==> v39 <==
==> flow/design.v <==
`timescale 1ns/100ps
module conv(
           input Aclk,
           input rst,
           input [7:0] Xin,
           input [7:0] Kin,
           output reg [7:0] Rout,
           output reg result_done
       );
reg [7:0] pattern [9-1:0];
reg [4:0] daddr;
wire pattern_done;
reg [7:0] kernel [4-1:0];
reg [4:0] kaddr;
wire kernel_done;
reg [7:0] result [4-1:0];
reg [4:0] out_cnt;
integer i;
assign pattern_done = (daddr-1>=9) ? 1'd1 : 1'd0;
always@(posedge Aclk)
begin
    if(rst)
    begin
        for(i=0;i<9;i=i+1)
        begin
            pattern[i] <= 7'd0;
        end
        daddr <= 5'd1;   
    end
    else
    begin
        if(pattern_done)
        begin
            pattern[daddr] <= pattern[daddr];
            daddr <= daddr;
        end
        else
        begin
            pattern[daddr-1] <= Xin;
            daddr <= daddr + 5'd1;
        end
    end
end
assign kernel_done = (kaddr-1>=4) ? 1'd1 : 1'd0;
always@(posedge Aclk)
begin
    if(rst)
    begin
        for(i=0;i<4;i=i+1)
        begin
            kernel[i] <= 7'd0;
        end
        kaddr <= 5'd1;
    end
    else
    begin
        if(kernel_done)
        begin
            kernel[kaddr] <= kernel[kaddr];
            kaddr <= kaddr;
        end
        else
        begin
            kernel[kaddr-1] <= Kin;
            kaddr <= kaddr + 5'd1;
        end
    end
end
always@(*)
begin
    if(rst)
    begin
        for(i=0;i<4;i=i+1)
        begin
            result[i] = 7'd0;
        end
    end
    else
    begin
        if(pattern_done & kernel_done)
        begin
            result[0] = pattern[0]*kernel[0] + pattern[1]*kernel[1] + pattern[3]*kernel[2] + pattern[4]*kernel[3];
            result[1] = pattern[1]*kernel[0] + pattern[2]*kernel[1] + pattern[4]*kernel[2] + pattern[5]*kernel[3];
            result[2] = pattern[3]*kernel[0] + pattern[4]*kernel[1] + pattern[6]*kernel[2] + pattern[7]*kernel[3];
            result[3] = pattern[4]*kernel[0] + pattern[5]*kernel[1] + pattern[7]*kernel[2] + pattern[8]*kernel[3];
        end
        else
        begin
            for(i=0;i<4;i=i+1)
            begin
                result[i] = 7'd0;
            end
        end
    end
end
always@(posedge Aclk)
begin
    if(rst)
    begin
        result_done <= 1'd0;
    end
    else
    begin
        if(pattern_done & kernel_done)
        begin
            result_done <= 1'd1;
        end
        else
        begin
            result_done <= result_done;
        end
    end
end
always@(posedge Aclk)
begin
    if(rst)
    begin
        Rout <= 7'd0;
        out_cnt <= 5'd1;
    end
    else
    begin
        if(pattern_done & kernel_done)
        begin
            out_cnt <= out_cnt + 5'd1;
            Rout <= result[out_cnt-1];
        end
        else
        begin
            out_cnt <= 5'd1;
            Rout <= 5'd0;
        end
    end
end
endmodule
==> flow/run.sh <==
#!/bin/bash
# the make line also repeats each setting of config.mk as NAME=value (left out here)
make -C /OpenROAD-flow-scripts/flow DESIGN_CONFIG=/design/flow/config.mk WORK_HOME=/design/flow/orfs CLKGATE_MAP_FILE= finish
==> flow/config.mk <==
export PLATFORM = sky130hd
export DESIGN_NAME = conv
export DESIGN_NICKNAME = conv
export VERILOG_FILES = /design/flow/design.v
export SDC_FILE = /design/flow/constraint.sdc
export NUM_CORES = 4
export LEC_CHECK = 0
export ABC_AREA = 0
export CAP_MARGIN = 15
export CELL_PAD_IN_SITES_DETAIL_PLACEMENT = 1
export CORE_ASPECT_RATIO = 0.89
export CORE_MARGIN = 7
export CORE_UTILIZATION = 70
export MAX_ROUTING_LAYER = met4
export SLEW_MARGIN = 20
export TNS_END_PERCENT = 10
==> flow/constraint.sdc <==
create_clock -name core_clock -period 4.33 [get_ports {Aclk}]
set_input_delay 0.8660 -clock core_clock [delete_from_list [all_inputs] [get_ports {Aclk}]]
set_output_delay 0.8660 -clock core_clock [all_outputs]
set_load 0.01 [all_outputs]
==> v4: changes against v39 <==
Settings changed: ABC_AREA 0 to default, CAP_MARGIN 15 to 20, CELL_PAD_IN_SITES_DETAIL_PLACEMENT 1 to default, CORE_ASPECT_RATIO 0.89 to default, CORE_MARGIN 7 to 2, CORE_UTILIZATION 70 to 64, MAX_ROUTING_LAYER met4 to default, SETUP_SLACK_MARGIN from default to 1.85, TNS_END_PERCENT 10 to default.
==> flow/constraint.sdc (replaced) <==
create_clock -name core_clock -period 6.99 [get_ports {Aclk}]
set_input_delay 1.3980 -clock core_clock [delete_from_list [all_inputs] [get_ports {Aclk}]]
set_output_delay 1.3980 -clock core_clock [all_outputs]
set_load 0.01 [all_outputs]
==> flow_summary.toml <==
# implementation run metrics
[placed_design]
gp_congestion = 0.953

[die]
die_h_um = 186
coreArea_um2 = 32600
die_area_um2 = 34700
die_w_um = 186
rows = 66

[clocking]
cts_buffers = 17

[status]
outcome = "timing/DRC/antenna clean"
-- figures above: v4

==> flow_summary.toml <==
# yosys + openroad results
[status]
outcome = "did not finish"
stop_error = "[ERROR DPL-0033] detailed placement checks failed during check placement."
stop_stage = "detailed placement (3_5_place_dp)"

[die]
die_w_um = 199
ioPinCount = 27
coreArea_um2 = 30100
rows = 60
fp-utilization = 0.707
die_area_um2 = 35500
die_h_um = 179

[synthesis]
top_area_cell = "fa_1"
top_cells_by_area = "fa_1 27%, ha_1 15%, edfxtp_1 15%, and2_1 12%, xnor2_1 8.0%"
synth-xor-area-share = 0.111
syn_nets = 2841
ys_cells = 2273
ys_seq_frac = 0.166

[placed_design]
gp_congestion = 1.01
-- figures above: v39


========
==> run P <==
RTL: the design.v shown in full above, as it stands there.
Settings: LEC_CHECK=0, CAP_MARGIN=25, CELL_PAD_IN_SITES_DETAIL_PLACEMENT=2, CELL_PAD_IN_SITES_GLOBAL_PLACEMENT=3, CORE_ASPECT_RATIO=0.64, CORE_MARGIN=7, CORE_UTILIZATION=29, CTS_CLUSTER_DIAMETER=345, CTS_CLUSTER_SIZE=14, GPL_ROUTABILITY_DRIVEN=0, GPL_TIMING_DRIVEN=0, HOLD_SLACK_MARGIN=0.15, MIN_ROUTING_LAYER=met1, PLACE_DENSITY_LB_ADDON=0.07, SLEW_MARGIN=30, TNS_END_PERCENT=90; clock period 8.99 ns.
run.sh (not shown) runs the stock make flow with config.mk's settings and CLKGATE_MAP_FILE=.
==> run R (differences from run P) <==
Settings changed: CAP_MARGIN 25 to 20, CELL_PAD_IN_SITES_DETAIL_PLACEMENT 2 to not set, CELL_PAD_IN_SITES_GLOBAL_PLACEMENT 3 to not set, CORE_ASPECT_RATIO 0.64 to not set, CORE_MARGIN 7 to 2, CORE_UTILIZATION 29 to 40, CTS_CLUSTER_DIAMETER 345 to not set, CTS_CLUSTER_SIZE 14 to not set, GPL_ROUTABILITY_DRIVEN 0 to not set, GPL_TIMING_DRIVEN 0 to not set, HOLD_SLACK_MARGIN 0.15 to not set, MIN_ROUTING_LAYER met1 to not set, PLACE_DENSITY_LB_ADDON 0.07 to not set, SLEW_MARGIN 30 to 20, TNS_END_PERCENT 90 to not set.
==> flow/constraint.sdc (replaced) <==
create_clock -name core_clock -period 10.0 [get_ports {Aclk}]
set_input_delay 2.0000 -clock core_clock [delete_from_list [all_inputs] [get_ports {Aclk}]]
set_output_delay 2.0000 -clock core_clock [all_outputs]
set_load 0.01 [all_outputs]
==> run F (differences from run P) <==
Settings changed: ABC_AREA set to 1, CAP_MARGIN 25 to 20, CELL_PAD_IN_SITES_DETAIL_PLACEMENT 2 to not set, CELL_PAD_IN_SITES_GLOBAL_PLACEMENT 3 to not set, CORE_ASPECT_RATIO 0.64 to not set, CORE_MARGIN 7 to 2, CORE_UTILIZATION 29 to 58, CTS_CLUSTER_DIAMETER 345 to not set, CTS_CLUSTER_SIZE 14 to not set, GPL_ROUTABILITY_DRIVEN 0 to not set, GPL_TIMING_DRIVEN 0 to not set, HOLD_SLACK_MARGIN 0.15 to not set, MIN_ROUTING_LAYER met1 to not set, PLACE_DENSITY_LB_ADDON 0.07 to not set, SLEW_MARGIN 30 to 20, TNS_END_PERCENT 90 to 85.
==> flow/constraint.sdc (replaced) <==
create_clock -name core_clock -period 6.9 [get_ports {Aclk}]
set_input_delay 1.3800 -clock core_clock [delete_from_list [all_inputs] [get_ports {Aclk}]]
set_output_delay 1.3800 -clock core_clock [all_outputs]
set_load 0.01 [all_outputs]
==> results <==
| metric | run P | run R | run F |
|---|---|---|---|
| Outcome | timing/DRC/antenna clean | timing/DRC/antenna clean | timing/DRC/antenna clean |
| Inverter tally of the final layout excluding the clock network | 446 | 446 | 932 |
| Place WS | -0.683 ns | 2.27 ns | -0.165 ns |
| Cell count in the Yosys report | 2,273 | 2,273 | 3,138 |
| Area of all placed cells without fillers | 0.0235 mm2 | 0.0229 mm2 | 0.0256 mm2 |
| Fillers | 8,111 | 5,130 | 3,499 |
| Cell type of the slowest stage on the worst timing path | sky130_fd_sc_hd__fa_1 | sky130_fd_sc_hd__edfxtp_1 | sky130_fd_sc_hd__fa_1 |
| Proportion of netlist area held by the largest area contributor | 27.1% | 27.1% | 25.1% |
| Number of clock buffers in the layout | 17 | 22 | 17 |
| Overall routed net length | 92.3 mm | 61.0 mm | 70.2 mm |
| Final Cycle Share | 97.8% | 77.5% | 97.2% |
| Routed len/inst | 27.7 um | 20.6 um | 18.7 um |
| Wire length of the first global-routing pass | 131 mm | 95.0 mm | 109 mm |

========
==> inputs of run a <==
Starts from the design.v that is shown in full above.
clock: 10.0 ns
lec_check: 0
abc_area: 0
cap_margin: 25
core_margin: 2
core_utilization: 21
gpl_routability_driven: 0
slew_margin: 20
==> run b: changes against run a <==
Settings changed: ABC_AREA 0 to default, CAP_MARGIN 25 to 20, CORE_UTILIZATION 21 to 72, GPL_ROUTABILITY_DRIVEN 0 to default, PLACE_DENSITY from default to 0.4, TNS_END_PERCENT from default to 15.
==> flow/constraint.sdc (replaced) <==
create_clock -name core_clock -period 5.62 [get_ports {Aclk}]
set_input_delay 1.1240 -clock core_clock [delete_from_list [all_inputs] [get_ports {Aclk}]]
set_output_delay 1.1240 -clock core_clock [all_outputs]
set_load 0.01 [all_outputs]
==> run c: changes against run a <==
Settings changed: ABC_AREA 0 to default, CAP_MARGIN 25 to 20, CORE_UTILIZATION 21 to 69, CTS_CLUSTER_DIAMETER from default to 252, CTS_CLUSTER_SIZE from default to 100, GPL_ROUTABILITY_DRIVEN 0 to default, SETUP_SLACK_MARGIN from default to 1.87, TNS_END_PERCENT from default to 10.
==> comparison <==
Hold slack: run c < run a < run b. Between run a and run b, the lower wire length is in run a (gap about 2.4%, measured against run b). Sequential cell count is the same in run b and run a. Between run a and run b, the lower register-to-register slack is in run b (gap 3600 ps). Worst setup slack, highest first: run c, run a, run b. Run b reached the layout checks and failed them: setup timing. Run c completed without violations. Run a passed the timing, design-rule and antenna checks. The highest die size belongs to run a, the lowest to run b. Final area, highest first: run b, run a, run c.
